==> flow/design.v (excerpt) <==
module error_correction # (
    parameter puf_sig_length     = 256,
    parameter ipid_N             = 16
)
(
    input                                clk,
    input                                rst_n,
    input        [1:0]                   pcm_instruction,
    input        [puf_sig_length-1:0]    pcm_puf_in,
    input                                pcm_puf_in_valid,
    input        [$clog2(ipid_N)-1:0]    pcm_ipid_number,
    output logic [puf_sig_length-1:0]    pcm_puf_out,
    output logic                         pcm_puf_out_valid,
    output logic                         pcm_S_c  
);
make LEC_CHECK=0 CAP_MARGIN=20 CELL_PAD_IN_SITES_DETAIL_PLACEMENT=0 CORE_MARGIN=2 CORE_UTILIZATION=45 CTS_CLUSTER_SIZE=72 GPL_ROUTABILITY_DRIVEN=1 MAX_ROUTING_LAYER=met4 MIN_ROUTING_LAYER=met1 PLACE_DENSITY_LB_ADDON=0.17 SLEW_MARGIN=40 TNS_END_PERCENT=30 finish   # period 4.45 ns
run.sh (not shown) runs the stock make flow with config.mk's settings and CLKGATE_MAP_FILE=.
Next try:
==> flow/config.mk (replaced) <==
export PLATFORM = sky130hd
export DESIGN_NAME = error_correction
export DESIGN_NICKNAME = error_correction
export VERILOG_FILES = /design/flow/design.v
export SDC_FILE = /design/flow/constraint.sdc
export NUM_CORES = 4
export LEC_CHECK = 0
export CAP_MARGIN = 20
export CORE_MARGIN = 2
export CORE_UTILIZATION = 47
export SETUP_SLACK_MARGIN = 0.71
export SLEW_MARGIN = 20
==> flow/constraint.sdc (replaced) <==
create_clock -name core_clock -period 2.71 [get_ports {clk}]
set_input_delay 0.5420 -clock core_clock [delete_from_list [all_inputs] [get_ports {clk}]]
set_output_delay 0.5420 -clock core_clock [all_outputs]
set_load 0.01 [all_outputs]
The new run finished but failed the layout checks on negative setup slack.
First-iteration DRC count came out higher by 6.0%.
Power came out higher by 89%.
Wire length came out higher by 7.4%.
Critical path depth came out lower by 1.

* * *

error_correction again, from the RTL that the note above started with.
Settings: LEC_CHECK=0, CAP_MARGIN=20, CORE_MARGIN=2, CORE_UTILIZATION=70, CTS_CLUSTER_SIZE=30, PLACE_DENSITY=0.6, SLEW_MARGIN=20; clock period 2.75 ns.
The baseline ended with an error in global routing.
Rerun with:
CORE_UTILIZATION = 40   (was 70)
CTS_CLUSTER_SIZE = unset   (was 30)
clock period = 5.0 ns   (was 2.75 ns; I/O delays follow)
Now the flow finished with timing, DRC and antenna clean.
Area after synthesis does not change.
Die area increases by about 70%.
Synthesized cell count stays the same.

* * *

## lane 2
Starting RTL as in the previous note.
// error_correction
module error_correction # (
    parameter puf_sig_length     = 256,
    parameter ipid_N             = 16
)
(
    input                                clk,
    input                                rst_n,
    input        [1:0]                   pcm_instruction,
    input        [puf_sig_length-1:0]    pcm_puf_in,
    input                                pcm_puf_in_valid,
    input        [$clog2(ipid_N)-1:0]    pcm_ipid_number,
    output logic [puf_sig_length-1:0]    pcm_puf_out,
    output logic                         pcm_puf_out_valid,
    output logic                         pcm_S_c  
);  
typedef enum logic [1:0] {IDLE, PROVISION_ID, CORRECT_SIG} state_t;
state_t state_r; 
logic [(6*(puf_sig_length/16))-1:0] parity_bits [0:ipid_N-1];
wire [puf_sig_length-1:0] temp_corrected_out; 
genvar j;
generate
    for (j =0; j < puf_sig_length/16; j++) begin
        error_module errorX (.data(pcm_puf_in[((j+1)*16)-1:j*16]), .parity(parity_bits[pcm_ipid_number][((j+1)*6)-1:j*6]), .corrected_out(temp_corrected_out[((j+1)*16)-1:j*16]));
    end 
endgenerate 
always @(posedge clk) begin
    if (state_r == PROVISION_ID && pcm_puf_in_valid) begin
        for (int i = 0; i < puf_sig_length/16; i++) begin
            parity_bits[pcm_ipid_number][0+(6*i)] <= pcm_puf_in[2+(16*i)] ^ pcm_puf_in[5+(16*i)] ^ pcm_puf_in[7+(16*i)] ^ pcm_puf_in[9+(16*i)] ^ pcm_puf_in[11+(16*i)] ^ pcm_puf_in[14+(16*i)];
            parity_bits[pcm_ipid_number][1+(6*i)] <= pcm_puf_in[1+(16*i)] ^ pcm_puf_in[4+(16*i)] ^ pcm_puf_in[7+(16*i)] ^ pcm_puf_in[8+(16*i)] ^ pcm_puf_in[10+(16*i)] ^ pcm_puf_in[13+(16*i)] ^ pcm_puf_in[14+(16*i)] ^ pcm_puf_in[15+(16*i)];
            parity_bits[pcm_ipid_number][2+(6*i)] <= pcm_puf_in[0+(16*i)] ^ pcm_puf_in[4+(16*i)] ^ pcm_puf_in[5+(16*i)] ^ pcm_puf_in[6+(16*i)] ^ pcm_puf_in[9+(16*i)] ^ pcm_puf_in[10+(16*i)] ^ pcm_puf_in[11+(16*i)] ^ pcm_puf_in[12+(16*i)] ^ pcm_puf_in[14+(16*i)] ^ pcm_puf_in[15+(16*i)];
  ...
export LEC_CHECK = 0
export ABC_AREA = 0
export CAP_MARGIN = 20
export CELL_PAD_IN_SITES_DETAIL_PLACEMENT = 2
export CELL_PAD_IN_SITES_GLOBAL_PLACEMENT = 2
export CORE_ASPECT_RATIO = 0.56
export CORE_MARGIN = 9
export CORE_UTILIZATION = 70
export GPL_TIMING_DRIVEN = 1
export HOLD_SLACK_MARGIN = -0.03
export MIN_ROUTING_LAYER = met2
export SETUP_SLACK_MARGIN = 0.72
export SLEW_MARGIN = 10
export TNS_END_PERCENT = 30
create_clock -name core_clock -period 5.72 [get_ports {clk}]
Lane 2: it failed during 3_3_place_gp, and the tool reported GPL-0301.
Here is what was changed in the inputs of lane 5 compared with lane 2.
==> flow/config.mk <==
export PLATFORM = sky130hd
export DESIGN_NAME = error_correction
export DESIGN_NICKNAME = error_correction
export VERILOG_FILES = /design/flow/design.v
export SDC_FILE = /design/flow/constraint.sdc
export NUM_CORES = 4
export LEC_CHECK = 0
export ABC_AREA = 0
export CAP_MARGIN = 20
export CORE_ASPECT_RATIO = 1.65
export CORE_MARGIN = 2
export CORE_UTILIZATION = 70
export CTS_CLUSTER_SIZE = 52
export GPL_ROUTABILITY_DRIVEN = 0
export PLACE_DENSITY_LB_ADDON = 0.27
export SLEW_MARGIN = 10
==> flow/constraint.sdc <==
create_clock -name core_clock -period 2.95 [get_ports {clk}]
set_input_delay 0.5900 -clock core_clock [delete_from_list [all_inputs] [get_ports {clk}]]
set_output_delay 0.5900 -clock core_clock [all_outputs]
set_load 0.01 [all_outputs]
[summary]
As far as area figure in the yosys stat output goes, lane 2 and lane 5 are indistinguishable; the numbers are identical. Taking lane 2 as the reference point, the initial standard-cell utilization of the core of lane 5 falls by 0.38 points. Compared with lane 2, lane 5 shows a higher die boundary height. Re number of nets at floorplan: no difference whatsoever between lane 2 and lane 5. Across lane 5 and lane 2, no clean finish was achieved. The flow ended early for lane 2: it failed with a tool error in 3_3_place_gp. Die: lane 5 smaller than lane 2.
Power and IR drop assume default switching activity.
